==> flow/design.v <==
module adder16_7 (
    input [5:0] alufn,
    input [15:0] a,
    input [15:0] b,
    output reg [15:0] out,
    output reg z,
    output reg n,
    output reg v
  );
  reg [15:0] sum;
  reg [15:0] xb;
  always @* begin
    xb = b ^ {5'h10{alufn[0+0-:1]}};
    case (alufn[0+1-:2])
      2'h0: begin
        sum = a + b;
      end
      2'h1: begin
        sum = a - b;
      end
      2'h2: begin
        sum = a * b;
      end
      2'h3: begin
        sum = xb + 1'h1;
      end
      default: begin
        sum = a - b;
      end
    endcase
    v = (a[15+0-:1] & xb[15+0-:1] & ~sum[15+0-:1]) | (~a[15+0-:1] & ~xb[15+0-:1] & sum[15+0-:1]);
    n = sum[15+0-:1];
    z = (~|sum);
    out = sum;
  end
endmodule
module boolean16_9 (
    input [5:0] alufn,
    input [15:0] a,
    input [15:0] b,
    output reg [15:0] out
  );
  always @* begin
    case (alufn[0+3-:4])
      4'h8: begin
        out = a & b;
      end
      4'he: begin
        out = a | b;
      end
      4'h6: begin
        out = a ^ b;
      end
      4'ha: begin
        out = a;
      end
      default: begin
        out = 16'h0000;
      end
    endcase
  end
endmodule
module compare16_10 (
    input [5:0] alufn,
    input z,
    input v,
    input n,
    output reg [15:0] out
  );
  always @* begin
    case (alufn[1+1-:2])
      2'h1: begin
        out = z;
      end
      2'h2: begin
        out = n ^ v;
      end
      2'h3: begin
        out = z | (n ^ v);
      end
      default: begin
        out = 1'h0;
      end
    endcase
  end
endmodule
module shifter16_8 (
    input [15:0] a,
    input [15:0] b,
    input [5:0] alufn,
    output reg [15:0] out
  );
  always @* begin
    case (alufn[0+1-:2])
      2'h0: begin
        out = a <<< b[0+4-:5];
      end
      2'h1: begin
        out = a >>> b[0+4-:5];
      end
      2'h3: begin
        out = $signed(a) >>> b[0+4-:5];
      end
      default: begin
        out = 1'h0;
      end
    endcase
  end
endmodule
module alu_3 (
    input [5:0] alufn,
    input [15:0] a,
    input [15:0] b,
    output reg [15:0] alu_output
  );
  wire [16-1:0] M_add_out;
  wire [1-1:0] M_add_z;
  wire [1-1:0] M_add_n;
  wire [1-1:0] M_add_v;
  reg [6-1:0] M_add_alufn;
  reg [16-1:0] M_add_a;
  reg [16-1:0] M_add_b;
  adder16_7 add (
    .alufn(M_add_alufn),
    .a(M_add_a),
    .b(M_add_b),
    .out(M_add_out),
    .z(M_add_z),
    .n(M_add_n),
    .v(M_add_v)
  );
  wire [16-1:0] M_shift_out;
  reg [16-1:0] M_shift_a;
  reg [16-1:0] M_shift_b;
  reg [6-1:0] M_shift_alufn;
  shifter16_8 shift (
    .a(M_shift_a),
    .b(M_shift_b),
    .alufn(M_shift_alufn),
    .out(M_shift_out)
  );
  wire [16-1:0] M_bool_out;
  reg [6-1:0] M_bool_alufn;
  reg [16-1:0] M_bool_a;
  reg [16-1:0] M_bool_b;
  boolean16_9 bool (
    .alufn(M_bool_alufn),
    .a(M_bool_a),
    .b(M_bool_b),
    .out(M_bool_out)
  );
  wire [16-1:0] M_comp_out;
  reg [6-1:0] M_comp_alufn;
  reg [1-1:0] M_comp_z;
  reg [1-1:0] M_comp_v;
  reg [1-1:0] M_comp_n;
  compare16_10 comp (
    .alufn(M_comp_alufn),
    .z(M_comp_z),
    .v(M_comp_v),
    .n(M_comp_n),
    .out(M_comp_out)
  );
  always @* begin
    M_add_a = a;
    M_add_b = b;
    M_add_alufn = alufn;
    if (alufn[5:4] == 2'h3) begin
      M_add_alufn[1:0] = 2'h1;
    end
    M_comp_v = M_add_v;
    M_comp_n = M_add_n;
    M_comp_z = M_add_z;
    M_comp_alufn = alufn;
    M_bool_a = a;
    M_bool_b = b;
    M_bool_alufn = alufn;
    M_shift_a = a;
    M_shift_b = b;
    M_shift_alufn = alufn;
    case (alufn[4+1-:2])
      2'h0: begin
        alu_output = M_add_out;
      end
      2'h1: begin
        alu_output = M_bool_out;
      end
      2'h2: begin
        alu_output = M_shift_out;
      end
      2'h3: begin
        alu_output = M_comp_out;
      end
      default: begin
        alu_output = 16'h0000;
      end
    endcase
  end
endmodule
module alu16_top (
    input clk,
    input [5:0] alufn,
    input [15:0] a,
    input [15:0] b,
    output reg [15:0] y
  );
  reg [5:0] alufn_q;
  reg [15:0] a_q;
  reg [15:0] b_q;
  wire [15:0] alu_out;
  alu_3 alu (
    .alufn(alufn_q),
    .a(a_q),
    .b(b_q),
    .alu_output(alu_out)
  );
  always @(posedge clk) begin
    alufn_q <= alufn;
    a_q <= a;
    b_q <= b;
    y <= alu_out;
  end
endmodule
==> flow/run.sh <==
#!/bin/bash
# the make line also repeats each setting of config.mk as NAME=value (left out here)
make -C /OpenROAD-flow-scripts/flow DESIGN_CONFIG=/design/flow/config.mk WORK_HOME=/design/flow/orfs CLKGATE_MAP_FILE= finish
==> flow/config.mk <==
export PLATFORM = sky130hd
export DESIGN_NAME = alu16_top
export DESIGN_NICKNAME = alu16_top
export VERILOG_FILES = /design/flow/design.v
export SDC_FILE = /design/flow/constraint.sdc
export NUM_CORES = 4
export LEC_CHECK = 0
export CAP_MARGIN = 20
export CORE_MARGIN = 2
export CORE_UTILIZATION = 68
export CTS_CLUSTER_DIAMETER = 40
export CTS_CLUSTER_SIZE = 96
export SETUP_SLACK_MARGIN = -0.14
export SLEW_MARGIN = 20
==> flow/constraint.sdc <==
create_clock -name core_clock -period 5.24 [get_ports {clk}]
set_input_delay 1.0480 -clock core_clock [delete_from_list [all_inputs] [get_ports {clk}]]
set_output_delay 1.0480 -clock core_clock [all_outputs]
set_load 0.01 [all_outputs]
==> flow_summary.yaml, run 1 <==
# generated from flow reports
run_status:
  status: "finished with violations"
  so_faults: "negative setup slack"
final_timing:
  maxSlewViolCount: 0
  rsz0062_at_grt: "yes"
  fin_skew_ns: 0.00826
  slew-limit-headroom: 0.244
  fin_crit_sh: 1.21
  setup_violations: 9
  min_period_ns: 6.32
  whs_ns: 0.722
  max_freq_mhz: 158
  final_hold_viol_count: 0
  timing_worst_slew_pin_value_ns: 1.13
  layout_setup_ws_ns: -1.08
yosys:
  synthDominantAreaCellType: "fa_1"
  top_cell: "inv_1"
  ff_type: "dfxtp_1"
  ys_seq_frac: 0.120
  enable_flop_cells: 0
  mux_share: 0.0212
  yosys_warnings: 6
  yosys-stat-cells: 1172
  yosys-top-cells-area: "fa_1 (18%), ha_1 (14%), dfxtp_1 (12%), inv_1 (6.1%), xnor2_1 (5.5%)"
  yosys.cell_types.count: 78
  top_cell_area_share: 0.180
  synth.avg_cell_area_um2: 7.71
  async_reset_ff_frac: 0
  simple_gate_area_frac: 0.177
  yosysChipArea_um2: 9030
  synth_flops: 54
  aoi_share: 0.197
  syn_nets: 1390
  syn-cell-area_um2: 9030
  topCombFamilyByArea: "adder cells"
  xor_share: 0.0743
  ys_top_cells_by_count: "inv_1 (146), nor2_1 (130), nand2_1 (129), ha_1 (98), o21ai_0 (87)"
  syn_inst: 1172
  adder_share: 0.315
pwr:
  p_comb_frac: 0.864
  p_leak_nw: 5.08
  p_sw_w: 0.00346
  p_seq_w: 0.000477
  power-per-cell-area_nw_per_um2: 562
  clock_power_w: 0.000373
  seq_power_share: 0.077
  pwr-share-clk: 0.060
  ir_worst_vdd_mv: 0.871
  swShare: 0.555
  maxPowerGroup: "combinational logic"
  internal_power_w: 0.00277
  power_combinational_w: 0.00538
routing:
  avgViaCountPerCell: 7.11
  firstDrtPassIters: 14
  avgRoutedWirePerCell_um: 26.9
  route.detailed.drc: 0
  drtIter0Drc: 2331
  routed_wl_mm: 39.8
  antenna_left: 0
  vias: 10513
worst_setup_path:
  r2r_setup_slack_ns: -1.08
  cp-end-kind: "flip-flop"
  cp.depth: 23
  crit_type: "flip-flop to flip-flop"
  slowest_delay_ns: 0.79
  reg2reg_to: "y[0]$_DFF_P_"
  worstPathArrival_ns: 6.49
  cp_top_family: "adder cells"
  critPathLaunchType: "flip-flop"
  endpoint: "y[0]$_DFF_P_"
  cpMostUsedCell: "fa_1"
  worstPathRequired_ns: 5.41
  path_buffers: 6
  crit_start: "b_q[2]$_DFF_P_"
  path_cells: "inv_8, nor2_4, fa_1, inv_2, fa_1, inv_1, ha_2, fa_1, fa_1, inv_2, fa_1, inv_1, ha_2, or4_4, o22a_4, a31oi_4, buf_12, o21ai_4, xnor2_2, nand2_4, o211ai_2, a221oi_2, o41ai_2"
  reg2reg_depth: 23
  cp_max_fo: 5
  crit_slowest_cell: "fa_1"
  rr_startpoint: "b_q[2]$_DFF_P_"
hold_path:
  holdPathStages: 2
  hp-class: "flip-flop to flip-flop"
  worstHoldEndpoint: "y[15]$_DFF_P_"
  holdCritStartpoint: "alufn_q[4]$_DFF_P_"
clock_network:
  cts_buffers: 5
  clock.latency.late_pin_ns: 0.31
  clockBufferDepth: 2
  cts_hold_buffers: 0
  cts-root-buf: "clkbuf_16"
  htreeDepth: 2
  cts.sinks: 54
  tritoncts: "yes"
  path_clk_slew_ns: 0.08
global_routing:
  grt_max_degree: 45
  grtUsageTotal: 0.519
  grt_pass1_wl_mm: 56.1
  antenna_found_initial: 2
  grt-ovfl-total: 0
  grt_pass1_vias: 10250
die:
  dieArea_um2: 14200
  fp.dieH_um: 119
  core_area_um2: 13100
  die_w_um: 119
  rows: 42
  io_pins: 55
  fp_util: 0.690
run:
  cap_viol_max_count: 0
  tool_warnings: 49
final_layout:
  layout.nets: 1519
  final_cells: 1479
  finish.utilization: 0.848
  synthToLayoutAreaGrowth_pct: 22.9
placed_design:
  dp_hpwl_mm: 28.2
  place.gp.congestion: 1.05
  dp_cells: 1464
  io_buffer_count: 54
  post-place-ws_ns: -0.630
-- what timing repair did --
action,CTS,global route
pin swaps,16,23
endpoints found under the setup margin,8,9
gates resized,42,48
cloned,0,0
buffers inserted,6,2
-- metal layers --
| layer | up-vias | wire (µm) | track usage |
|---|---|---|---|
| met2 | 1132 | 15700 | 0.758 |
| met1 | 4730 | 12500 | 0.608 |
| met4 | 0 | 4840 | 0.423 |
| met3 | 462 | 6770 | 0.191 |
| li1 | 4189 | - | - |
| met5 | - | 0 | 0 |
-- metrics by stage --
stage               TNS (ns)  cell area, µm²  power [W]
global placement       -1.56           10600    0.00410
CTS                    -2.09           10900    0.00489
floorplan             -0.350            9270    0.00267
global route           -6.57           11100    0.00635
finish                 -6.10           11100    0.00624
detailed placement     -3.16           10600    0.00433
-- area by class of cell --
class | instances | area [µm²]
flip-flops and latches | 54 | 1110
fillers | 715 | 1980
clock inverters | 1 | 7.51
multi-input cells | 899 | 7420
inverters | 153 | 606
clock buffers | 7 | 154
diodes | 1 | 2.50
well taps | 176 | 220
repair buffers | 188 | 1590
==> inputs of run 2 (changes only) <==
Settings changed: CORE_ASPECT_RATIO set to 1.8, CORE_UTILIZATION 68 to 36, CTS_CLUSTER_DIAMETER 40 to not set, CTS_CLUSTER_SIZE 96 to not set, GPL_TIMING_DRIVEN set to 0, SETUP_SLACK_MARGIN -0.14 to not set.
Clock period 5.24 ns to 6.5 ns, I/O delays scaled along.
==> flow_summary.yaml, run 2 <==
# generated from flow reports
final_timing:
  layout_setup_ws_ns: 0.0534
  tns_ns: 0
  fin_crit_sh: 0.992
  setup_violations: 0
  final_hold_viol_count: 0
  slew-limit-headroom: 0.206
  min_period_ns: 6.45
  maxSlewViolCount: 0
  timing_worst_slew_pin_value_ns: 1.18
  fin_skew_ns: 0.00368
  max_freq_mhz: 155
placed_design:
  place.gp.congestion: 1.03
  io_buffer_count: 54
  dp_cells: 1542
  dp_hpwl_mm: 30.9
  post-place-ws_ns: -1.53
clock_network:
  htreeDepth: 2
  path_clk_slew_ns: 0.07
  clock.latency.late_pin_ns: 0.31
  cts_hold_buffers: 0
  clockBufferDepth: 2
  cts-root-buf: "clkbuf_16"
  tritoncts: "yes"
  cts_buffers: 5
  cts.sinks: 54
yosys:
  yosysChipArea_um2: 9030
  async_reset_ff_frac: 0
  mux_share: 0.0212
  yosys-stat-cells: 1172
  synth.avg_cell_area_um2: 7.71
  enable_flop_cells: 0
  top_cell_area_share: 0.180
  yosys.cell_types.count: 78
  xor_share: 0.0743
  syn_nets: 1390
  yosys-top-cells-area: "fa_1 (18%), ha_1 (14%), dfxtp_1 (12%), inv_1 (6.1%), xnor2_1 (5.5%)"
  yosys_warnings: 6
  adder_share: 0.315
  synth_flops: 54
  topCombFamilyByArea: "adder cells"
  simple_gate_area_frac: 0.177
  syn-cell-area_um2: 9030
  synthDominantAreaCellType: "fa_1"
  top_cell: "inv_1"
  ys_top_cells_by_count: "inv_1 (146), nor2_1 (130), nand2_1 (129), ha_1 (98), o21ai_0 (87)"
  ys_seq_frac: 0.120
  aoi_share: 0.197
  ff_type: "dfxtp_1"
  syn_inst: 1172
routing:
  antenna_left: 0
  routed_wl_mm: 37.5
  vias: 9194
  firstDrtPassIters: 6
  avgViaCountPerCell: 5.88
  route.detailed.drc: 0
  avgRoutedWirePerCell_um: 24.0
  diodes: 0
  drtIter0Drc: 908
final_layout:
  synthToLayoutAreaGrowth_pct: 16.1
  layout.nets: 1464
  final_cells: 1563
  n_fill_cell: 2585
pwr:
  power-per-cell-area_nw_per_um2: 342
  p_seq_w: 0.000392
  pwr-share-clk: 0.078
  maxPowerGroup: "combinational logic"
  clock_power_w: 0.000278
  p_comb_frac: 0.813
  p_total_w: 0.00359
  power_combinational_w: 0.00292
  internal_power_w: 0.00165
  seq_power_share: 0.109
  p_leak_nw: 4.63
  ir_worst_vdd_mv: 0.360
  swShare: 0.540
  p_sw_w: 0.00194
run_status:
  status: "no timing/DRC/antenna violations"
hold_path:
  holdCritStartpoint: "alufn_q[5]$_DFF_P_"
  worstHoldEndpoint: "y[10]$_DFF_P_"
  hp-class: "flip-flop to flip-flop"
  holdPathStages: 4
worst_setup_path:
  worstPathArrival_ns: 6.63
  cp.depth: 23
  critPathLaunchType: "flip-flop"
  path_buffers: 7
  endpoint: "y[0]$_DFF_P_"
  path_cells: "buf_6, clkbuf_8, buf_6, nand2_1, fa_1, fa_1, fa_1, inv_1, ha_1, fa_1, inv_1, fa_1, inv_1, ha_1, or4_1, o22a_2, a31oi_4, o21ai_4, xnor2_2, nand2_2, o211ai_1, buf_4, o41ai_4"
  worstPathRequired_ns: 6.68
  reg2reg_to: "y[0]$_DFF_P_"
  crit_type: "flip-flop to flip-flop"
  cp-end-kind: "flip-flop"
  slowest_delay_ns: 0.51
  r2r_setup_slack_ns: 0.05
  rr_startpoint: "b_q[1]$_DFF_P_"
  crit_start: "b_q[1]$_DFF_P_"
  cp_max_fo: 10
  cpMostUsedCell: "fa_1"
  cp_top_family: "adder cells"
  reg2reg_depth: 23
  crit_slowest_cell: "fa_1"
global_routing:
  grt_pass1_vias: 9324
  grtUsageTotal: 0.287
  grt_max_degree: 19
  grt_pass1_wl_mm: 55.8
  antenna_found_initial: 0
  grt-ovfl-total: 0
run:
  tool_warnings: 44
  cap_viol_max_count: 0
die:
  rows: 77
  fp.dieH_um: 216
  io_pins: 55
  core_area_um2: 24600
  fp_util: 0.368
  die_w_um: 122
  dieArea_um2: 26400
## run 2: area by class of cell
type | count | area [µm²] | share of cell area
well taps | 316 | 395 | 0.0377
multi-input cells | 899 | 7190 | 0.686
clock buffers | 5 | 125 | 0.0119
repair buffers | 74 | 703 | 0.0671
plain buffers | 59 | 340 | 0.0325
clock inverters | 3 | 25.0 | 0.00239
flip-flops and latches | 54 | 1100 | 0.105
inverters | 153 | 606 | 0.0578
## run 2: layer usage
layer	track usage	up-vias	wire length (µm)
li1	-	4082	-
met1	0.306	4393	12400
met2	0.499	527	18900
met3	0.0271	192	2280
met4	0.241	0	3890
met5	0	-	0
## run 2: through the flow
stage                util  hold WS, ns  cell area [µm²]
finish              0.427        0.789            10500
global route        0.427        0.854            10500
CTS                 0.420        0.789            10300
detailed placement  0.406        0.780             9970
global placement    0.406        0.782             9970
floorplan               -        0.653             9030
## run 2: what timing repair did
action                                 in CTS  in global routing
endpoints found under the hold margin       0                  0
resized                                    60                 30
pin swaps                                   6                  4
buffers inserted                            7                 13
setup endpoints to repair                   8                  5
==> inputs of run 3 (changes only) <==
Settings changed: ABC_AREA set to 1, CORE_ASPECT_RATIO 1.8 to 1.15, CORE_UTILIZATION 36 to 65, GPL_TIMING_DRIVEN 0 to not set, SETUP_SLACK_MARGIN set to 1.38.
Clock period 6.5 ns to 6.35 ns, I/O delays scaled along.
==> flow_summary.yaml, run 3 <==
# generated from flow reports
hold_path:
  worstHoldEndpoint: "y[0]$_DFF_P_"
  holdPathStages: 3
  hp-class: "flip-flop to flip-flop"
  holdCritStartpoint: "alufn_q[4]$_DFF_P_"
worst_setup_path:
  cp-end-kind: "flip-flop"
  critPathLaunchType: "flip-flop"
  crit_type: "flip-flop to flip-flop"
  cp_top_family: "adder cells"
  worstPathArrival_ns: 6.68
  cp.depth: 21
  slowest_delay_ns: 0.92
  r2r_setup_slack_ns: -0.06
  worstPathRequired_ns: 6.62
  reg2reg_to: "y[0]$_DFF_P_"
  rr_startpoint: "a_q[9]$_DFF_P_"
  path_cells: "buf_4, nand2_1, fa_1, fa_1, fa_1, fa_1, inv_1, fa_1, inv_1, fa_1, inv_1, ha_4, a21oi_1, o2111ai_2, o21ai_2, o21ai_2, nor2_1, nand4_1, nand2_1, nand2_1, a21oi_2"
  reg2reg_depth: 21
  crit_slowest_cell: "fa_1"
  crit_start: "a_q[9]$_DFF_P_"
  cp_max_fo: 5
  cpMostUsedCell: "fa_1"
  endpoint: "y[0]$_DFF_P_"
  path_buffers: 4
pwr:
  ir_worst_vdd_mv: 0.436
  swShare: 0.550
  seq_power_share: 0.090
  p_sw_w: 0.00250
  pwr-share-clk: 0.077
  clock_power_w: 0.000349
  p_total_w: 0.00455
  p_comb_frac: 0.833
  power-per-cell-area_nw_per_um2: 390
  p_leak_nw: 6.19
  power_combinational_w: 0.00379
  p_seq_w: 0.000412
  internal_power_w: 0.00205
  maxPowerGroup: "combinational logic"
die:
  io_pins: 55
  core_area_um2: 14900
  fp_util: 0.660
  dieArea_um2: 16100
  rows: 48
  fp.dieH_um: 136
  die_w_um: 119
final_timing:
  min_period_ns: 6.41
  maxSlewViolCount: 0
  setup_violations: 2
  tns_ns: -0.0715
  fin_crit_sh: 1.01
  max_freq_mhz: 156
  rsz0062_at_grt: "yes"
  fin_skew_ns: 0.0227
  final_hold_viol_count: 0
  whs_ns: 0.683
  timing_worst_slew_pin_value_ns: 1.14
  slew-limit-headroom: 0.239
  layout_setup_ws_ns: -0.0576
yosys:
  synthDominantAreaCellType: "fa_1"
  yosysChipArea_um2: 9830
  top_cell: "nand2_1"
  yosys_warnings: 6
  mux_share: 0.00407
  ys_seq_frac: 0.110
  yosys.cell_types.count: 55
  synth_flops: 54
  syn_nets: 1700
  top_cell_area_share: 0.165
  ff_type: "dfxtp_1"
  enable_flop_cells: 0
  synth.avg_cell_area_um2: 6.64
  ys_top_cells_by_count: "nand2_1 (384), inv_1 (301), ha_1 (98), o21ai_0 (93), nand3_1 (82)"
  aoi_share: 0.139
  xor_share: 0.0441
  syn-cell-area_um2: 9830
  async_reset_ff_frac: 0
  syn_inst: 1482
  simple_gate_area_frac: 0.265
  yosys-stat-cells: 1482
  adder_share: 0.290
  yosys-top-cells-area: "fa_1 (16%), nand2_1 (15%), ha_1 (12%), inv_1 (11%), dfxtp_1 (11%)"
  topCombFamilyByArea: "adder cells"
clock_network:
  cts_buffers: 5
  cts.sinks: 54
  clockBufferDepth: 2
  clock.latency.late_pin_ns: 0.33
  path_clk_slew_ns: 0.09
  cts-root-buf: "clkbuf_16"
  htreeDepth: 2
  tritoncts: "yes"
run_status:
  status: "finished with violations"
  so_faults: "negative setup slack"
global_routing:
  grt-ovfl-total: 0
  grtUsageTotal: 0.470
  grt_pass1_wl_mm: 57.4
  antenna_found_initial: 0
  grt_pass1_vias: 10622
  grt_max_degree: 31
routing:
  firstDrtPassIters: 8
  antenna_left: 0
  vias: 11409
  avgViaCountPerCell: 6.48
  route.detailed.drc: 0
  avgRoutedWirePerCell_um: 23.7
  diodes: 0
  routed_wl_mm: 41.7
  drtIter0Drc: 2091
run:
  tool_warnings: 49
  cap_viol_max_count: 0
final_layout:
  layout.nets: 1778
  synthToLayoutAreaGrowth_pct: 18.7
placed_design:
  dp_hpwl_mm: 28.2
  io_buffer_count: 54
  place.gp.congestion: 1.05
  post-place-ws_ns: 0.281
## run 3: area by class of cell
class	count	area, µm²
Multi-Input combinational cell	1058	7740
Fill cell	1036	3220
Timing Repair Buffer	133	1200
Inverter	308	1160
Sequential cell	54	1140
Tap cell	200	250
Clock buffer	6	139
Clock inverter	1	30.0
## run 3: metal layers
metal | track usage | share of wire
met3 | 0.140 | 0.15
met2 | 0.747 | 0.42
met1 | 0.532 | 0.32
met4 | 0.358 | 0.11
met5 | 0 | 0
## run 3: metrics by stage
step | area, µm² | instances | utilization
2_1_floorplan | 10100 | 1482 | -
3_3_place_gp | 10700 | 1699 | 0.718
3_5_place_dp | 10700 | 1699 | 0.718
4_1_cts | 11400 | 1749 | 0.764
5_1_grt | 11700 | 1760 | 0.784
6_report | 11700 | 1760 | 0.784
## run 3: timing repair
item,in CTS,in global routing
hold buffers,0,0
setup buffers,43,11
pin swaps,47,34
setup endpoints to repair,9,9
resized,77,48
==> inputs of run 4 (changes only) <==
Settings changed: ABC_AREA 1 to not set, CORE_ASPECT_RATIO 1.15 to not set, CORE_UTILIZATION 65 to 71, PLACE_DENSITY_LB_ADDON set to 0.26, SETUP_SLACK_MARGIN 1.38 to not set, TNS_END_PERCENT set to 5.
Clock period 6.35 ns to 5.31 ns, I/O delays scaled along.
==> flow_summary.yaml, run 4 <==
# flow metrics
run_status:
  status: "aborted with a tool error"
  stop_stage: "5_1_grt"
  error_line: "[ERROR GRT-0116] Global routing finished with congestion. Check the congestion regions in the DRC Viewer."
yosys:
  top_cell_area_share: 0.180
  yosys-stat-cells: 1172
  synth_flops: 54
  enable_flop_cells: 0
  yosys-top-cells-area: "fa_1 (18%), ha_1 (14%), dfxtp_1 (12%), inv_1 (6.1%), xnor2_1 (5.5%)"
  yosys.cell_types.count: 78
  simple_gate_area_frac: 0.177
  async_reset_ff_frac: 0
  syn_nets: 1390
  xor_share: 0.0743
  synth.avg_cell_area_um2: 7.71
  synthDominantAreaCellType: "fa_1"
  top_cell: "inv_1"
  yosysChipArea_um2: 9030
  ys_top_cells_by_count: "inv_1 (146), nor2_1 (130), nand2_1 (129), ha_1 (98), o21ai_0 (87)"
  ys_seq_frac: 0.120
  mux_share: 0.0212
  topCombFamilyByArea: "adder cells"
  aoi_share: 0.197
  yosys_warnings: 6
  ff_type: "dfxtp_1"
  syn-cell-area_um2: 9030
  adder_share: 0.315
  syn_inst: 1172
placed_design:
  dp_hpwl_mm: 29.0
  postPlaceCellArea_um2: 10700
  io_buffer_count: 54
  place.gp.congestion: 1.10
clock_network:
  cts_hold_buffers: 0
  cts-root-buf: "clkbuf_16"
  htreeDepth: 2
  cts.sinks: 54
  cts_buffers: 5
  clockBufferDepth: 2
die:
  fp.dieH_um: 117
  core_area_um2: 12500
  fp_util: 0.722
  rows: 41
  die_w_um: 117
  dieArea_um2: 13600
  io_pins: 55
global_routing:
  grtUsageTotal: 0.727
  grt-ovfl-total: 17
## run 4: routing by layer
metal  GRT overflow  global-route usage
met4             12               0.700
met1              0               0.729
met3              0               0.594
met2              5               0.877
met5              0               0.344
## run 4: what timing repair did
| item | in CTS |
|---|---|
| gates resized | 53 |
| endpoints found under the hold margin | 0 |
| cloned | 0 |
| buffers inserted | 7 |
| endpoints found under the setup margin | 8 |
| pin swaps | 29 |
## run 4: per-stage QoR
stage / setup WS [ns] / instances / util / hold slack (ns) / power (W)
floorplan: -0.0826 / 1172 / - / 0.662 / 0.00264
global placement: -0.271 / 1465 / 0.851 / 0.691 / 0.00411
detailed placement: -0.557 / 1465 / 0.851 / 0.690 / 0.00437
CTS: -0.325 / 1479 / 0.880 / 0.729 / 0.00497
==> inputs of run 5 (changes only) <==
Settings changed: ABC_AREA set to 1, CELL_PAD_IN_SITES_GLOBAL_PLACEMENT set to 1, CORE_ASPECT_RATIO set to 0.78, CORE_UTILIZATION 71 to 54, CTS_CLUSTER_DIAMETER set to 267, GPL_TIMING_DRIVEN set to 1, MAX_ROUTING_LAYER set to met4, PLACE_DENSITY set to 0.47, PLACE_DENSITY_LB_ADDON 0.26 to not set, SETUP_SLACK_MARGIN set to -0.32, SLEW_MARGIN 20 to 40, TNS_END_PERCENT 5 to 75.
Clock period 5.31 ns to 4.3 ns, I/O delays scaled along.
==> flow_summary.yaml, run 5 <==
# generated from flow reports
die:
  fp.dieH_um: 123
  core_area_um2: 17800
  die_w_um: 157
  rows: 43
  dieArea_um2: 19300
  fp_util: 0.552
  io_pins: 55
placed_design:
  dp_hpwl_mm: 29.7
  io_buffer_count: 54
  postPlaceCellArea_um2: 11600
  place.gp.congestion: 0.984
routing:
  route.detailed.drc: 0
  avgRoutedWirePerCell_um: 19.5
  firstDrtPassIters: 6
  vias: 10423
  routed_wl_mm: 36.6
  avgViaCountPerCell: 5.56
  antenna_left: 0
  drtIter0Drc: 1299
pwr:
  seq_power_share: 0.088
  p_sw_w: 0.00336
  p_seq_w: 0.000591
  power-per-cell-area_nw_per_um2: 545
  maxPowerGroup: "combinational logic"
  clock_power_w: 0.000493
  pwr-share-clk: 0.074
  power_combinational_w: 0.00562
  ir_worst_vdd_mv: 0.741
  p_comb_frac: 0.838
  p_leak_nw: 6.53
  internal_power_w: 0.00334
  swShare: 0.501
yosys:
  synth_flops: 54
  top_cell: "nand2_1"
  yosys.cell_types.count: 55
  yosys-top-cells-area: "fa_1 (16%), nand2_1 (15%), ha_1 (12%), inv_1 (11%), dfxtp_1 (11%)"
  adder_share: 0.290
  syn_inst: 1482
  aoi_share: 0.139
  yosys_warnings: 6
  mux_share: 0.00407
  yosys-stat-cells: 1482
  top_cell_area_share: 0.165
  synth.avg_cell_area_um2: 6.64
  topCombFamilyByArea: "adder cells"
  ys_top_cells_by_count: "nand2_1 (384), inv_1 (301), ha_1 (98), o21ai_0 (93), nand3_1 (82)"
  simple_gate_area_frac: 0.265
  xor_share: 0.0441
  async_reset_ff_frac: 0
  syn-cell-area_um2: 9830
  enable_flop_cells: 0
  ys_seq_frac: 0.110
  yosysChipArea_um2: 9830
  syn_nets: 1700
  ff_type: "dfxtp_1"
  synthDominantAreaCellType: "fa_1"
worst_setup_path:
  rr_startpoint: "b_q[4]$_DFF_P_"
  path_buffers: 5
  cp-end-kind: "flip-flop"
  crit_slowest_cell: "fa_1"
  cp_max_fo: 4
  cp.depth: 28
  endpoint: "y[0]$_DFF_P_"
  r2r_setup_slack_ns: -1.01
  cpMostUsedCell: "fa_1"
  cp_top_family: "adder cells"
  reg2reg_to: "y[0]$_DFF_P_"
  reg2reg_depth: 28
  crit_type: "flip-flop to flip-flop"
  crit_start: "b_q[4]$_DFF_P_"
  worstPathArrival_ns: 5.56
  slowest_delay_ns: 0.56
  worstPathRequired_ns: 4.55
  critPathLaunchType: "flip-flop"
run:
  cap_viol_max_count: 0
  tool_warnings: 49
hold_path:
  holdPathStages: 3
  worstHoldEndpoint: "y[0]$_DFF_P_"
  hp-class: "flip-flop to flip-flop"
  holdCritStartpoint: "alufn_q[4]$_DFF_P_"
final_layout:
  n_fill_cell: 1608
  finalInstanceArea_um2: 12300
  layout.nets: 1844
  synthToLayoutAreaGrowth_pct: 25.2
global_routing:
  grt_pass1_wl_mm: 55.6
  grt_util_met2: 0.584
  antenna_found_initial: 1
  grt_max_degree: 30
  met1_usage: 0.549
  grt_util_met3: 0.107
  grt-busiest-layer: "met2"
  grt-ovfl-total: 0
  grt_pass1_vias: 9801
  grtUsageTotal: 0.401
clock_network:
  clock.latency.late_pin_ns: 0.31
  tritoncts: "yes"
  cts_hold_buffers: 0
  cts-root-buf: "clkbuf_16"
  htreeDepth: 2
  path_clk_slew_ns: 0.08
  cts.sinks: 54
  cts_buffers: 5
  clockBufferDepth: 2
final_timing:
  max_freq_mhz: 188
  maxSlewViolCount: 0
  fin_crit_sh: 1.24
  fin_skew_ns: 0.0140
  whs_ns: 0.709
  layout_setup_ws_ns: -1.01
  rsz0062_at_grt: "yes"
  timing_worst_slew_pin_value_ns: 0.772
  final_hold_viol_count: 0
  slew-limit-headroom: 0.484
  min_period_ns: 5.31
  setup_violations: 11
run_status:
  status: "finished with violations"
  so_faults: "negative setup slack"
## run 5: stage by stage
stage | cells | setup TNS (ns) | setup WS, ns | power (W) | utilization
after floorplan | 1482 | -5.56 | -0.947 | 0.00356 | -
after global placement | 1850 | -8.96 | -1.15 | 0.00504 | 0.652
after detailed placement | 1850 | -9.66 | -1.22 | 0.00511 | 0.652
after CTS | 1873 | -7.13 | -1.02 | 0.00619 | 0.685
after global routing | 1875 | -9.26 | -1.20 | 0.00727 | 0.691
final | 1875 | -7.40 | -1.01 | 0.00671 | 0.691
## run 5: final cells by class
class | count | area [µm²] | share of cell area
Tap cell | 247 | 309 | 0.0251
Clock buffer | 5 | 125 | 0.0102
Inverter | 308 | 1160 | 0.0945
Antenna cell | 1 | 2.50 | 0.000203
Timing Repair Buffer | 199 | 1760 | 0.143
Clock inverter | 3 | 47.5 | 0.00386
Sequential cell | 54 | 1120 | 0.0913
Multi-Input combinational cell | 1058 | 7780 | 0.632
## run 5: timing repair
action / CTS / global route
pin swaps: 39 / 19
buffers inserted: 15 / 4
resized: 83 / 42
setup endpoints to repair: 10 / 10
## run 5: layer usage
layer / share of wire / up-vias
met3: 0.12 / 75
met5: 0 / -
li1: - / 4933
met2: 0.43 / 570
met1: 0.42 / 4845
met4: 0.029 / 0
==> inputs of run 6 (changes only) <==
Settings changed: ABC_AREA 1 to not set, CELL_PAD_IN_SITES_GLOBAL_PLACEMENT 1 to not set, CORE_ASPECT_RATIO 0.78 to not set, CORE_UTILIZATION 54 to 66, CTS_CLUSTER_DIAMETER 267 to not set, CTS_CLUSTER_SIZE set to 96, GPL_TIMING_DRIVEN 1 to not set, MAX_ROUTING_LAYER met4 to not set, PLACE_DENSITY 0.47 to 0.39, SETUP_SLACK_MARGIN -0.32 to not set, SLEW_MARGIN 40 to 20, TNS_END_PERCENT 75 to 5.
Clock period 4.3 ns to 3.63 ns, I/O delays scaled along.
==> flow_summary.yaml, run 6 <==
# flow metrics
yosys:
  enable_flop_cells: 0
  synthDominantAreaCellType: "fa_1"
  yosys.cell_types.count: 78
  yosysChipArea_um2: 9030
  mux_share: 0.0212
  synth.avg_cell_area_um2: 7.71
  yosys-stat-cells: 1172
  top_cell: "inv_1"
  ys_seq_frac: 0.120
  top_cell_area_share: 0.180
  xor_share: 0.0743
  syn_inst: 1172
  adder_share: 0.315
  yosys-top-cells-area: "fa_1 (18%), ha_1 (14%), dfxtp_1 (12%), inv_1 (6.1%), xnor2_1 (5.5%)"
  synth_flops: 54
  simple_gate_area_frac: 0.177
  ys_top_cells_by_count: "inv_1 (146), nor2_1 (130), nand2_1 (129), ha_1 (98), o21ai_0 (87)"
  syn_nets: 1390
  ff_type: "dfxtp_1"
  async_reset_ff_frac: 0
  aoi_share: 0.197
  yosys_warnings: 6
  topCombFamilyByArea: "adder cells"
  syn-cell-area_um2: 9030
die:
  die_w_um: 121
  core_area_um2: 13300
  rows: 42
  fp.dieH_um: 121
  fp_util: 0.679
  io_pins: 55
  dieArea_um2: 14600
placed_design:
  dp_hpwl_mm: 30.1
  place.gp.congestion: 1.10
  io_buffer_count: 54
  post-place-ws_ns: -2.20
run_status:
  status: "aborted with a tool error"
  error_line: "[ERROR GRT-0116] Global routing finished with congestion. Check the congestion regions in the DRC Viewer."
  stop_stage: "5_1_grt"
clock_network:
  clockBufferDepth: 2
  cts_buffers: 5
  cts.sinks: 54
  cts-root-buf: "clkbuf_16"
  htreeDepth: 2
global_routing:
  grtUsageTotal: 0.684
  grt-ovfl-total: 6
[run 6: per-stage QoR]
stage / hold slack, ns / instance area (µm²) / cells / TNS [ns]
after global placement: 0.708 / 11100 / 1532 / -18.40
after CTS: 0.718 / 11600 / 1547 / -18.49
after floorplan: 0.662 / 9270 / 1172 / -14.43
after detailed placement: 0.712 / 11100 / 1532 / -21.04
[run 6: what timing repair did]
item	in CTS
gates resized	71
setup endpoints to repair	13
hold buffers	0
buffers inserted	7
pin swaps	21
[run 6: per-layer routing]
metal  GRT overflow  GRT usage
met4              2      0.625
met1              0      0.677
met3              0      0.523
met5              0      0.232
met2              4      0.885
==> inputs of run 7 (changes only) <==
Settings changed: CORE_UTILIZATION 66 to 40, CTS_CLUSTER_SIZE 96 to not set, PLACE_DENSITY 0.39 to not set, TNS_END_PERCENT 5 to not set.
Clock period 3.63 ns to 9.08 ns, I/O delays scaled along.
==> flow_summary.yaml, run 7 <==
# generated from flow reports
run_status:
  status: "no timing/DRC/antenna violations"
yosys:
  xor_share: 0.0743
  yosys-stat-cells: 1172
  syn-cell-area_um2: 9030
  topCombFamilyByArea: "adder cells"
  ys_seq_frac: 0.120
  top_cell: "inv_1"
  synth.avg_cell_area_um2: 7.71
  yosys.cell_types.count: 78
  simple_gate_area_frac: 0.177
  synthDominantAreaCellType: "fa_1"
  syn_inst: 1172
  synth_flops: 54
  yosys-top-cells-area: "fa_1 (18%), ha_1 (14%), dfxtp_1 (12%), inv_1 (6.1%), xnor2_1 (5.5%)"
  async_reset_ff_frac: 0
  ff_type: "dfxtp_1"
  yosys_warnings: 6
  enable_flop_cells: 0
  aoi_share: 0.197
  syn_nets: 1390
  adder_share: 0.315
  yosysChipArea_um2: 9030
  ys_top_cells_by_count: "inv_1 (146), nor2_1 (130), nand2_1 (129), ha_1 (98), o21ai_0 (87)"
  mux_share: 0.0212
  top_cell_area_share: 0.180
worst_setup_path:
  reg2reg_depth: 22
  path_cells: "inv_1, nor2_1, fa_1, inv_1, fa_1, fa_1, inv_1, ha_1, fa_1, inv_1, fa_1, inv_1, ha_1, or4_1, o22a_1, a31oi_1, o21ai_0, xnor2_1, nand2_1, o211ai_2, a221oi_2, o41ai_2"
  critPathLaunchType: "flip-flop"
  endpoint: "y[0]$_DFF_P_"
  path_buffers: 5
  crit_type: "flip-flop to flip-flop"
  r2r_setup_slack_ns: 2.14
  crit_start: "b_q[4]$_DFF_P_"
  rr_startpoint: "b_q[4]$_DFF_P_"
  worstPathArrival_ns: 7.12
  cp_top_family: "adder cells"
  cp-end-kind: "flip-flop"
  reg2reg_to: "y[0]$_DFF_P_"
  cp_max_fo: 15
  cp.depth: 22
  crit_slowest_cell: "dfxtp_1"
  worstPathRequired_ns: 9.26
  slowest_delay_ns: 0.80
global_routing:
  grt_pass1_wl_mm: 48.6
  grtUsageTotal: 0.265
  grt_pass1_vias: 8407
  grt-ovfl-total: 0
  antenna_found_initial: 0
  grt_max_degree: 56
placed_design:
  io_buffer_count: 54
  place.gp.congestion: 0.978
  dp_hpwl_mm: 24.1
final_timing:
  slew-limit-headroom: 0.323
  fin_crit_sh: 0.764
  rsz0062_at_grt: "no"
  timing_worst_slew_pin_value_ns: 1.01
  whs_ns: 0.718
  setup_violations: 0
  max_freq_mhz: 144
  maxSlewViolCount: 0
  min_period_ns: 6.94
  final_hold_viol_count: 0
  tns_ns: 0
  fin_skew_ns: 0.0137
clock_network:
  clockBufferDepth: 2
  htreeDepth: 2
  cts_buffers: 5
  cts.sinks: 54
  cts-root-buf: "clkbuf_16"
  path_clk_slew_ns: 0.08
  cts_resized: 0
  cts_hold_buffers: 0
  clock.latency.late_pin_ns: 0.31
  tritoncts: "yes"
  cts_setup_buffers: 0
die:
  fp_util: 0.410
  fp.dieH_um: 154
  dieArea_um2: 23800
  core_area_um2: 22000
  io_pins: 55
  rows: 54
  die_w_um: 154
run:
  cap_viol_max_count: 0
  tool_warnings: 44
final_layout:
  synthToLayoutAreaGrowth_pct: 10.2
  comb_area_um2: 7100
  layout.nets: 1405
  n_fill_cell: 2250
  seqCellArea_um2: 1080
pwr:
  internal_power_w: 0.00106
  maxPowerGroup: "combinational logic"
  ir_worst_vdd_mv: 0.152
  p_comb_frac: 0.776
  p_leak_nw: 4.47
  clock_power_w: 0.000206
  swShare: 0.519
  pwr-share-clk: 0.094
  seq_power_share: 0.131
  power-per-cell-area_nw_per_um2: 222
  power_combinational_w: 0.00171
  p_seq_w: 0.000289
  p_sw_w: 0.00115
routing:
  avgViaCountPerCell: 5.87
  drtIter0Drc: 1031
  avgRoutedWirePerCell_um: 21.7
  antenna_left: 0
  firstDrtPassIters: 6
  diodes: 0
  route.detailed.drc: 0
  vias: 8615
  routed_wl_mm: 31.9
hold_path:
  hp-class: "flip-flop to flip-flop"
  worstHoldEndpoint: "y[3]$_DFF_P_"
  holdCritStartpoint: "alufn_q[4]$_DFF_P_"
  holdPathStages: 2
==> run 7: area by class of cell <==
class / count / area share
Clock buffer: 6 / 0.0140
Timing Repair Buffer: 74 / 0.0694
Tap cell: 280 / 0.0352
Inverter: 153 / 0.0577
Clock inverter: 2 / 0.00126
Sequential cell: 54 / 0.109
Multi-Input combinational cell: 899 / 0.714
==> run 7: metal layers <==
metal / vias to the layer above / global-route usage / part of all wire
met4: 0 / 0.117 / 0.048
met3: 99 / 0.0532 / 0.094
met2: 479 / 0.411 / 0.43
met5: - / 0 / 0
met1: 4082 / 0.357 / 0.42
li1: 3955 / - / -
==> run 7: metrics by stage <==
stage,util,instance area [µm²],worst slack [ns],total power [W],std cells
2_1_floorplan,-,9030,2.81,0.00146,1172
3_3_place_gp,0.445,9800,2.44,0.00197,1460
3_5_place_dp,0.445,9800,2.27,0.00199,1460
4_1_cts,0.452,9950,2.24,0.00221,1468
5_1_grt,0.452,9950,1.83,0.00241,1468
6_report,0.452,9950,2.14,0.00221,1468
==> inputs of run 8 (changes only) <==
Settings changed: CORE_UTILIZATION 40 to 70, CTS_CLUSTER_DIAMETER set to 243, CTS_CLUSTER_SIZE set to 34, MAX_ROUTING_LAYER set to met4, PLACE_DENSITY set to 0.65, SETUP_SLACK_MARGIN set to 0.99.
Clock period 9.08 ns to 5.26 ns, I/O delays scaled along.
==> flow_summary.yaml, run 8 <==
# flow metrics
die:
  dieArea_um2: 13800
  die_w_um: 118
  fp.dieH_um: 118
  core_area_um2: 12600
  fp_util: 0.716
  rows: 41
  io_pins: 55
yosys:
  yosysChipArea_um2: 9030
  xor_share: 0.0743
  ys_top_cells_by_count: "inv_1 (146), nor2_1 (130), nand2_1 (129), ha_1 (98), o21ai_0 (87)"
  enable_flop_cells: 0
  ff_type: "dfxtp_1"
  top_cell: "inv_1"
  syn_inst: 1172
  mux_share: 0.0212
  yosys-stat-cells: 1172
  syn-cell-area_um2: 9030
  yosys.cell_types.count: 78
  synthDominantAreaCellType: "fa_1"
  synth.avg_cell_area_um2: 7.71
  ys_seq_frac: 0.120
  async_reset_ff_frac: 0
  simple_gate_area_frac: 0.177
  aoi_share: 0.197
  topCombFamilyByArea: "adder cells"
  yosys_warnings: 6
  syn_nets: 1390
  adder_share: 0.315
  synth_flops: 54
  yosys-top-cells-area: "fa_1 (18%), ha_1 (14%), dfxtp_1 (12%), inv_1 (6.1%), xnor2_1 (5.5%)"
  top_cell_area_share: 0.180
placed_design:
  postPlaceCellArea_um2: 10600
  place.gp.congestion: 1.10
  io_buffer_count: 54
  dp_hpwl_mm: 28.2
global_routing:
  grtUsageTotal: 0.697
  grt-ovfl-total: 9
clock_network:
  cts.sinks: 54
  cts-root-buf: "clkbuf_16"
  htreeDepth: 2
  cts_hold_buffers: 0
  clockBufferDepth: 2
  cts_buffers: 5
run_status:
  status: "aborted with a tool error"
  error_line: "[ERROR GRT-0116] Global routing finished with congestion. Check the congestion regions in the DRC Viewer."
  stop_stage: "5_1_grt"
==> run 8: layer usage <==
layer	global-route usage	GRT overflow
met5	-	-
met1	0.678	1
met2	0.890	3
met3	0.475	0
met4	0.694	5
==> run 8: stage by stage <==
stage               cells  setup WS [ns]  TNS [ns]
floorplan            1172         -0.131    -0.151
global placement     1455         -0.248    -0.629
detailed placement   1455         -0.540     -2.58
CTS                  1483         -0.402     -1.71
==> run 8: repair_timing <==
| item | in CTS |
|---|---|
| resized | 89 |
| cloned | 0 |
| setup endpoints to repair | 11 |
| pin swaps | 28 |
| buffers inserted | 20 |
==> inputs of run 9 (changes only) <==
Settings changed: ABC_AREA set to 1, CORE_UTILIZATION 70 to 65, CTS_CLUSTER_DIAMETER 243 to not set, CTS_CLUSTER_SIZE 34 to 98, MAX_ROUTING_LAYER met4 to not set, PLACE_DENSITY 0.65 to not set, SETUP_SLACK_MARGIN 0.99 to not set.
Clock period 5.26 ns to 4.53 ns, I/O delays scaled along.
==> flow_summary.yaml, run 9 <==
# flow metrics
global_routing:
  grt-ovfl-total: 42
  grtUsageTotal: 0.783
yosys:
  top_cell_area_share: 0.165
  xor_share: 0.0441
  syn_nets: 1700
  yosys_warnings: 6
  mux_share: 0.00407
  synthDominantAreaCellType: "fa_1"
  synth.avg_cell_area_um2: 6.64
  yosys.cell_types.count: 55
  enable_flop_cells: 0
  async_reset_ff_frac: 0
  yosys-stat-cells: 1482
  ys_top_cells_by_count: "nand2_1 (384), inv_1 (301), ha_1 (98), o21ai_0 (93), nand3_1 (82)"
  yosysChipArea_um2: 9830
  yosys-top-cells-area: "fa_1 (16%), nand2_1 (15%), ha_1 (12%), inv_1 (11%), dfxtp_1 (11%)"
  ff_type: "dfxtp_1"
  syn_inst: 1482
  topCombFamilyByArea: "adder cells"
  adder_share: 0.290
  simple_gate_area_frac: 0.265
  synth_flops: 54
  top_cell: "nand2_1"
  syn-cell-area_um2: 9830
  ys_seq_frac: 0.110
  aoi_share: 0.139
placed_design:
  dp_cells: 1784
  dp_hpwl_mm: 31.6
  io_buffer_count: 54
  place.gp.congestion: 1.10
clock_network:
  cts_buffers: 5
  htreeDepth: 2
  clockBufferDepth: 2
  cts-root-buf: "clkbuf_16"
  cts_hold_buffers: 0
  cts.sinks: 54
run_status:
  status: "aborted with a tool error"
  error_line: "[ERROR GRT-0232] Routing congestion too high. Check the congestion heatmap in the GUI."
  stop_stage: "5_1_grt"
die:
  dieArea_um2: 16100
  die_w_um: 127
  core_area_um2: 14600
  rows: 44
  fp_util: 0.672
  fp.dieH_um: 127
  io_pins: 55
-- run 9: metrics by stage --
step	setup WS (ns)	utilization	cell area, µm²	setup TNS [ns]
4_1_cts	-0.898	0.824	12100	-6.20
3_5_place_dp	-1.16	0.784	11500	-9.00
3_3_place_gp	-0.869	0.784	11500	-6.76
2_1_floorplan	-0.717	-	10100	-3.40
-- run 9: metal layers --
layer,overflow,GRT usage
met5,0,0.458
met4,12,0.721
met3,3,0.666
met2,26,0.926
met1,1,0.790
-- run 9: repair_timing --
action | CTS
endpoints found under the setup margin | 11
buffers inserted | 20
gates cloned | 0
pin swaps | 55
resized | 104
==> inputs of run 10 (changes only) <==
Settings changed: ABC_AREA 1 to 0, CELL_PAD_IN_SITES_GLOBAL_PLACEMENT set to 1, CORE_UTILIZATION 65 to 46, CTS_CLUSTER_DIAMETER set to 306, CTS_CLUSTER_SIZE 98 to 100, PLACE_DENSITY set to 0.89, TNS_END_PERCENT set to 95.
Clock period 4.53 ns to 6.5 ns, I/O delays scaled along.
==> flow_summary.yaml, run 10 <==
# generated from flow reports
run_status:
  status: "no timing/DRC/antenna violations"
final_timing:
  tns_ns: 0
  min_period_ns: 6.27
  max_freq_mhz: 159
  setup_violations: 0
  slew-limit-headroom: 0.310
  maxSlewViolCount: 0
  fin_crit_sh: 0.965
  timing_worst_slew_pin_value_ns: 1.03
  fin_skew_ns: 0.0181
  layout_setup_ws_ns: 0.229
  final_hold_viol_count: 0
  rsz0062_at_grt: "no"
clock_network:
  path_clk_slew_ns: 0.07
  clock.latency.late_pin_ns: 0.32
  tritoncts: "yes"
  cts_buffers: 5
  cts_resized: 0
  htreeDepth: 2
  cts_hold_buffers: 0
  clockBufferDepth: 2
  cts-root-buf: "clkbuf_16"
  cts_setup_buffers: 0
  cts.sinks: 54
worst_setup_path:
  endpoint: "y[15]$_DFF_P_"
  slowest_delay_ns: 0.63
  reg2reg_depth: 20
  cp-end-kind: "flip-flop"
  r2r_setup_slack_ns: 0.23
  cp_top_family: "adder cells"
  worstPathRequired_ns: 6.74
  cp_max_fo: 10
  rr_startpoint: "a_q[8]$_DFF_P_"
  reg2reg_to: "y[15]$_DFF_P_"
  crit_slowest_cell: "dfxtp_1"
  worstPathArrival_ns: 6.51
  crit_start: "a_q[8]$_DFF_P_"
  path_cells: "nand2_1, fa_1, fa_1, fa_1, inv_1, ha_1, fa_1, inv_1, fa_1, inv_1, ha_1, or4_1, o22a_1, a31oi_2, o21ai_0, xnor2_1, nand2_1, o211ai_1, o21ai_0, o21ai_0"
  critPathLaunchType: "flip-flop"
  cpMostUsedCell: "fa_1"
  path_buffers: 3
  cp.depth: 20
  crit_type: "flip-flop to flip-flop"
die:
  core_area_um2: 19300
  dieArea_um2: 20800
  io_pins: 55
  fp_util: 0.467
  fp.dieH_um: 144
  die_w_um: 144
  rows: 51
pwr:
  p_comb_frac: 0.779
  internal_power_w: 0.00153
  p_seq_w: 0.000387
  p_sw_w: 0.00169
  p_leak_nw: 4.61
  maxPowerGroup: "combinational logic"
  seq_power_share: 0.121
  swShare: 0.525
  clock_power_w: 0.000323
  power_combinational_w: 0.00250
  power-per-cell-area_nw_per_um2: 316
  ir_worst_vdd_mv: 0.252
  pwr-share-clk: 0.100
yosys:
  aoi_share: 0.197
  syn_nets: 1390
  mux_share: 0.0212
  syn_inst: 1172
  async_reset_ff_frac: 0
  yosys-top-cells-area: "fa_1 (18%), ha_1 (14%), dfxtp_1 (12%), inv_1 (6.1%), xnor2_1 (5.5%)"
  xor_share: 0.0743
  simple_gate_area_frac: 0.177
  syn-cell-area_um2: 9030
  adder_share: 0.315
  top_cell_area_share: 0.180
  synth_flops: 54
  top_cell: "inv_1"
  ff_type: "dfxtp_1"
  yosysChipArea_um2: 9030
  yosys.cell_types.count: 78
  synth.avg_cell_area_um2: 7.71
  topCombFamilyByArea: "adder cells"
  enable_flop_cells: 0
  synthDominantAreaCellType: "fa_1"
  ys_seq_frac: 0.120
  yosys_warnings: 6
  yosys-stat-cells: 1172
  ys_top_cells_by_count: "inv_1 (146), nor2_1 (130), nand2_1 (129), ha_1 (98), o21ai_0 (87)"
placed_design:
  place.gp.congestion: 1.01
  dp_cells: 1473
  dp_hpwl_mm: 25.7
  post-place-ws_ns: 0.168
  io_buffer_count: 54
routing:
  route.detailed.drc: 0
  routed_wl_mm: 32.0
  antenna_left: 0
  avgViaCountPerCell: 5.95
  firstDrtPassIters: 8
  avgRoutedWirePerCell_um: 21.6
  vias: 8807
  diodes: 0
  drtIter0Drc: 1136
final_layout:
  final_cells: 1481
  synthToLayoutAreaGrowth_pct: 12.6
  layout.nets: 1433
global_routing:
  grt_pass1_vias: 8356
  grt_pass1_wl_mm: 48.6
  antenna_found_initial: 0
  grt-ovfl-total: 0
  grtUsageTotal: 0.315
  grt_max_degree: 50
hold_path:
  holdPathStages: 2
  hp-class: "flip-flop to flip-flop"
  worstHoldEndpoint: "y[12]$_DFF_P_"
  holdCritStartpoint: "alufn_q[4]$_DFF_P_"
run:
  tool_warnings: 44
  cap_viol_max_count: 0
run 10: final cells by class:
cell class | instances | area, µm²
clock buffers | 6 | 129
clock inverters | 2 | 37.5
fillers | 1830 | 9160
inverters | 153 | 574
multi-input cells | 899 | 7110
flip-flops and latches | 54 | 1080
well taps | 265 | 332
repair buffers | 102 | 901
run 10: stage by stage:
step	util	instance area [µm²]	power, W	hold WS, ns
5_1_grt	0.526	10200	0.00346	0.765
6_report	0.526	10200	0.00321	0.708
3_3_place_gp	0.517	9990	0.00280	0.692
2_1_floorplan	-	9030	0.00204	0.653
4_1_cts	0.525	10200	0.00318	0.709
3_5_place_dp	0.517	9990	0.00285	0.697
run 10: layer usage:
layer	part of all wire	GRT usage
met5	0	0
met4	0.069	0.169
met3	0.11	0.0652
met2	0.42	0.474
met1	0.40	0.425
==> inputs of run 11 (changes only) <==
Settings changed: ABC_AREA 0 to not set, CELL_PAD_IN_SITES_GLOBAL_PLACEMENT 1 to not set, CORE_UTILIZATION 46 to 56, CTS_CLUSTER_DIAMETER 306 to not set, CTS_CLUSTER_SIZE 100 to not set, PLACE_DENSITY 0.89 to not set, TNS_END_PERCENT 95 to not set.
Clock period 6.5 ns to 2.43 ns, I/O delays scaled along.
==> flow_summary.yaml, run 11 <==
# generated from flow reports
die:
  die_w_um: 131
  io_pins: 55
  fp_util: 0.571
  fp.dieH_um: 131
  core_area_um2: 15800
  rows: 46
  dieArea_um2: 17200
yosys:
  ys_top_cells_by_count: "inv_1 (146), nor2_1 (130), nand2_1 (129), ha_1 (98), o21ai_0 (87)"
  top_cell_area_share: 0.180
  topCombFamilyByArea: "adder cells"
  async_reset_ff_frac: 0
  adder_share: 0.315
  simple_gate_area_frac: 0.177
  yosys_warnings: 6
  mux_share: 0.0212
  syn_inst: 1172
  yosysChipArea_um2: 9030
  yosys-stat-cells: 1172
  enable_flop_cells: 0
  ff_type: "dfxtp_1"
  xor_share: 0.0743
  syn-cell-area_um2: 9030
  top_cell: "inv_1"
  yosys.cell_types.count: 78
  synth_flops: 54
  synthDominantAreaCellType: "fa_1"
  synth.avg_cell_area_um2: 7.71
  ys_seq_frac: 0.120
  syn_nets: 1390
  aoi_share: 0.197
  yosys-top-cells-area: "fa_1 (18%), ha_1 (14%), dfxtp_1 (12%), inv_1 (6.1%), xnor2_1 (5.5%)"
final_timing:
  slew-limit-headroom: 0.222
  layout_setup_ws_ns: -3.42
  maxSlewViolCount: 0
  setup_violations: 15
  final_hold_viol_count: 0
  min_period_ns: 5.85
  max_freq_mhz: 171
  rsz0062_at_grt: "yes"
  timing_worst_slew_pin_value_ns: 1.15
  fin_crit_sh: 2.41
  fin_skew_ns: 0.00716
pwr:
  seq_power_share: 0.073
  ir_worst_vdd_mv: 2.04
  p_sw_w: 0.00734
  swShare: 0.522
  p_comb_frac: 0.871
  p_leak_nw: 6.09
  power_combinational_w: 0.0123
  maxPowerGroup: "combinational logic"
  internal_power_w: 0.00674
  clock_power_w: 0.000779
  p_seq_w: 0.00103
  pwr-share-clk: 0.055
  power-per-cell-area_nw_per_um2: 1050
worst_setup_path:
  crit_slowest_cell: "fa_1"
  worstPathArrival_ns: 6.07
  reg2reg_to: "y[15]$_DFF_P_"
  cp_max_fo: 6
  path_cells: "buf_6, nand2_1, fa_1, fa_1, inv_1, fa_1, fa_1, inv_1, fa_1, fa_2, xor2_1, xnor2_1, xnor2_1, xnor2_1, xnor3_1, xnor2_2, nand2_4, o211ai_1, o21ai_1, o21ai_1"
  rr_startpoint: "a_q[8]$_DFF_P_"
  cp.depth: 20
  critPathLaunchType: "flip-flop"
  slowest_delay_ns: 0.59
  path_buffers: 3
  cp_top_family: "adder cells"
  crit_start: "a_q[8]$_DFF_P_"
  cp-end-kind: "flip-flop"
  r2r_setup_slack_ns: -3.42
  worstPathRequired_ns: 2.66
  reg2reg_depth: 20
  crit_type: "flip-flop to flip-flop"
  cpMostUsedCell: "fa_1"
  endpoint: "y[15]$_DFF_P_"
global_routing:
  grt-ovfl-total: 0
  antenna_found_initial: 3
  grtUsageTotal: 0.466
  grt_pass1_wl_mm: 58.9
  grt_max_degree: 50
  grt_pass1_vias: 10693
clock_network:
  cts_buffers: 5
  cts-root-buf: "clkbuf_16"
  clockBufferDepth: 2
  htreeDepth: 2
  cts.sinks: 54
  clock.latency.late_pin_ns: 0.30
  tritoncts: "yes"
  cts_hold_buffers: 0
  path_clk_slew_ns: 0.07
placed_design:
  postPlaceCellArea_um2: 11800
  dp_cells: 1642
  dp_hpwl_mm: 28.7
  post-place-ws_ns: -3.29
  io_buffer_count: 54
  place.gp.congestion: 1.03
final_layout:
  final_cells: 1698
  layout.nets: 1697
  finish.utilization: 0.851
  synthToLayoutAreaGrowth_pct: 49.2
  finalInstanceArea_um2: 13500
hold_path:
  hp-class: "input port to flip-flop"
  holdCritStartpoint: "a[1]"
  worstHoldEndpoint: "a_q[1]$_DFF_P_"
  holdPathStages: 1
routing:
  avgRoutedWirePerCell_um: 27.0
  antenna_left: 0
  avgViaCountPerCell: 6.61
  routed_wl_mm: 45.8
  vias: 11231
  drtIter0Drc: 2386
  firstDrtPassIters: 14
  route.detailed.drc: 0
run_status:
  so_faults: "negative setup slack"
  status: "finished with violations"
run:
  tool_warnings: 49
  cap_viol_max_count: 0
==> run 11: area by class of cell <==
class / count / area (µm²)
multi-input cells: 899 / 8060
repair buffers: 366 / 3200
fillers: 852 / 2360
flip-flops and latches: 54 / 1140
inverters: 153 / 641
well taps: 216 / 270
clock buffers: 7 / 154
clock inverters: 1 / 7.51
diodes: 2 / 5.00
==> run 11: stage by stage <==
step	power (W)	TNS [ns]	hold WS, ns
detailed placement	0.00957	-36.64	0.727
global placement	0.00935	-35.36	0.722
global route	0.0146	-38.70	0.611
finish	0.0141	-36.44	0.619
floorplan	0.00586	-28.85	0.514
CTS	0.0118	-32.78	0.620
==> run 11: routing by layer <==
metal | part of all wire | up-vias | GRT usage
li1 | - | 4550 | -
met1 | 0.32 | 5146 | 0.564
met2 | 0.41 | 1087 | 0.725
met3 | 0.16 | 446 | 0.115
met4 | 0.10 | 2 | 0.334
met5 | 0.00026 | - | 0
==> run 11: timing repair <==
| action | 4_1_cts | 5_1_grt |
|---|---|---|
| gates resized | 187 | 90 |
| endpoints found under the setup margin | 16 | 16 |
| gates cloned | 2 | 0 |
| buffers inserted | 28 | 19 |
| pin swaps | 36 | 67 |
==> inputs of run 12 (changes only) <==
Settings changed: CORE_UTILIZATION 56 to 40, CTS_CLUSTER_DIAMETER set to 210, CTS_CLUSTER_SIZE set to 52, MAX_ROUTING_LAYER set to met4, SLEW_MARGIN 20 to 30, TNS_END_PERCENT set to 10.
Clock period 2.43 ns to 6.5 ns, I/O delays scaled along.
==> flow_summary.yaml, run 12 <==
# generated from flow reports
yosys:
  synthDominantAreaCellType: "fa_1"
  enable_flop_cells: 0
  yosys-stat-cells: 1172
  yosys.cell_types.count: 78
  mux_share: 0.0212
  syn_nets: 1390
  xor_share: 0.0743
  synth_flops: 54
  ys_seq_frac: 0.120
  aoi_share: 0.197
  adder_share: 0.315
  ff_type: "dfxtp_1"
  async_reset_ff_frac: 0
  yosys_warnings: 6
  topCombFamilyByArea: "adder cells"
  yosys-top-cells-area: "fa_1 (18%), ha_1 (14%), dfxtp_1 (12%), inv_1 (6.1%), xnor2_1 (5.5%)"
  ys_top_cells_by_count: "inv_1 (146), nor2_1 (130), nand2_1 (129), ha_1 (98), o21ai_0 (87)"
  simple_gate_area_frac: 0.177
  syn-cell-area_um2: 9030
  top_cell_area_share: 0.180
  synth.avg_cell_area_um2: 7.71
  syn_inst: 1172
  top_cell: "inv_1"
  yosysChipArea_um2: 9030
worst_setup_path:
  cp_top_family: "adder cells"
  reg2reg_to: "y[15]$_DFF_P_"
  reg2reg_depth: 22
  cp-end-kind: "flip-flop"
  slowest_delay_ns: 0.54
  crit_type: "flip-flop to flip-flop"
  worstPathArrival_ns: 6.45
  r2r_setup_slack_ns: 0.27
  path_buffers: 5
  path_cells: "inv_1, nor2_1, fa_1, inv_1, fa_1, fa_1, inv_1, ha_1, fa_1, inv_1, fa_1, inv_1, ha_1, or4_1, o22a_1, a31oi_2, o21ai_0, xnor2_1, nand2_1, o211ai_1, o21ai_0, o21ai_0"
  cp.depth: 22
  crit_slowest_cell: "fa_1"
  endpoint: "y[15]$_DFF_P_"
  rr_startpoint: "a_q[8]$_DFF_P_"
  cp_max_fo: 7
  critPathLaunchType: "flip-flop"
  crit_start: "a_q[8]$_DFF_P_"
  worstPathRequired_ns: 6.73
die:
  io_pins: 55
  dieArea_um2: 23800
  die_w_um: 154
  rows: 54
  fp_util: 0.410
  core_area_um2: 22000
  fp.dieH_um: 154
pwr:
  swShare: 0.521
  p_leak_nw: 4.64
  ir_worst_vdd_mv: 0.294
  p_sw_w: 0.00171
  internal_power_w: 0.00157
  maxPowerGroup: "combinational logic"
  power_combinational_w: 0.00253
  p_seq_w: 0.000387
  p_total_w: 0.00329
  pwr-share-clk: 0.113
  power-per-cell-area_nw_per_um2: 321
  p_comb_frac: 0.769
  clock_power_w: 0.000371
  seq_power_share: 0.118
placed_design:
  io_buffer_count: 54
  post-place-ws_ns: 0.289
  dp_hpwl_mm: 27.5
  dp_cells: 1490
  place.gp.congestion: 1.04
global_routing:
  grt-ovfl-total: 0
  grt_pass1_wl_mm: 51.5
  grt_max_degree: 50
  grt_pass1_vias: 8474
  antenna_found_initial: 0
  grtUsageTotal: 0.294
clock_network:
  cts.sinks: 54
  cts-root-buf: "clkbuf_16"
  cts_buffers: 5
  cts_hold_buffers: 0
  htreeDepth: 2
  path_clk_slew_ns: 0.09
  clock.latency.late_pin_ns: 0.31
  tritoncts: "yes"
  cts_resized: 0
  clockBufferDepth: 2
  cts_setup_buffers: 0
final_timing:
  timing_worst_slew_pin_value_ns: 0.967
  min_period_ns: 6.23
  fin_crit_sh: 0.958
  setup_violations: 0
  final_hold_viol_count: 0
  maxSlewViolCount: 0
  rsz0062_at_grt: "no"
  tns_ns: 0
  slew-limit-headroom: 0.355
  layout_setup_ws_ns: 0.273
  fin_skew_ns: 0.0141
  max_freq_mhz: 161
final_layout:
  final_cells: 1498
  layout.nets: 1435
  synthToLayoutAreaGrowth_pct: 13.3
  n_fill_cell: 2276
run:
  cap_viol_max_count: 0
  tool_warnings: 44
routing:
  routed_wl_mm: 34.3
  route.detailed.drc: 0
  antenna_left: 0
  avgViaCountPerCell: 5.81
  avgRoutedWirePerCell_um: 22.9
  diodes: 0
  vias: 8709
  firstDrtPassIters: 7
  drtIter0Drc: 1148
run_status:
  status: "no timing/DRC/antenna violations"
hold_path:
  worstHoldEndpoint: "y[0]$_DFF_P_"
  holdPathStages: 3
  hp-class: "flip-flop to flip-flop"
  holdCritStartpoint: "alufn_q[2]$_DFF_P_"
-- run 12: per-layer routing --
layer | GRT usage | share of wire | vias up
li1 | - | - | 4016
met1 | 0.403 | 0.43 | 4152
met2 | 0.449 | 0.44 | 460
met3 | 0.0437 | 0.094 | 81
met4 | 0.0952 | 0.038 | 0
met5 | - | 0 | -
-- run 12: final cells by class --
type / instances / area [µm²] / share of cell area
Clock buffer: 6 / 139 / 0.0136
Clock inverter: 2 / 60.1 / 0.00587
Inverter: 153 / 574 / 0.0561
Multi-Input combinational cell: 899 / 7110 / 0.695
Sequential cell: 54 / 1080 / 0.106
Tap cell: 280 / 350 / 0.0342
Timing Repair Buffer: 104 / 916 / 0.0895
-- run 12: per-stage QoR --
stage / hold WS (ns) / util / area, µm²
2_1_floorplan: 0.653 / - / 9030
5_1_grt: 0.758 / 0.465 / 10200
6_report: 0.712 / 0.465 / 10200
3_3_place_gp: 0.705 / 0.455 / 10000
3_5_place_dp: 0.694 / 0.455 / 10000
4_1_cts: 0.712 / 0.464 / 10200
Power is estimated from default activity; no workload was simulated.
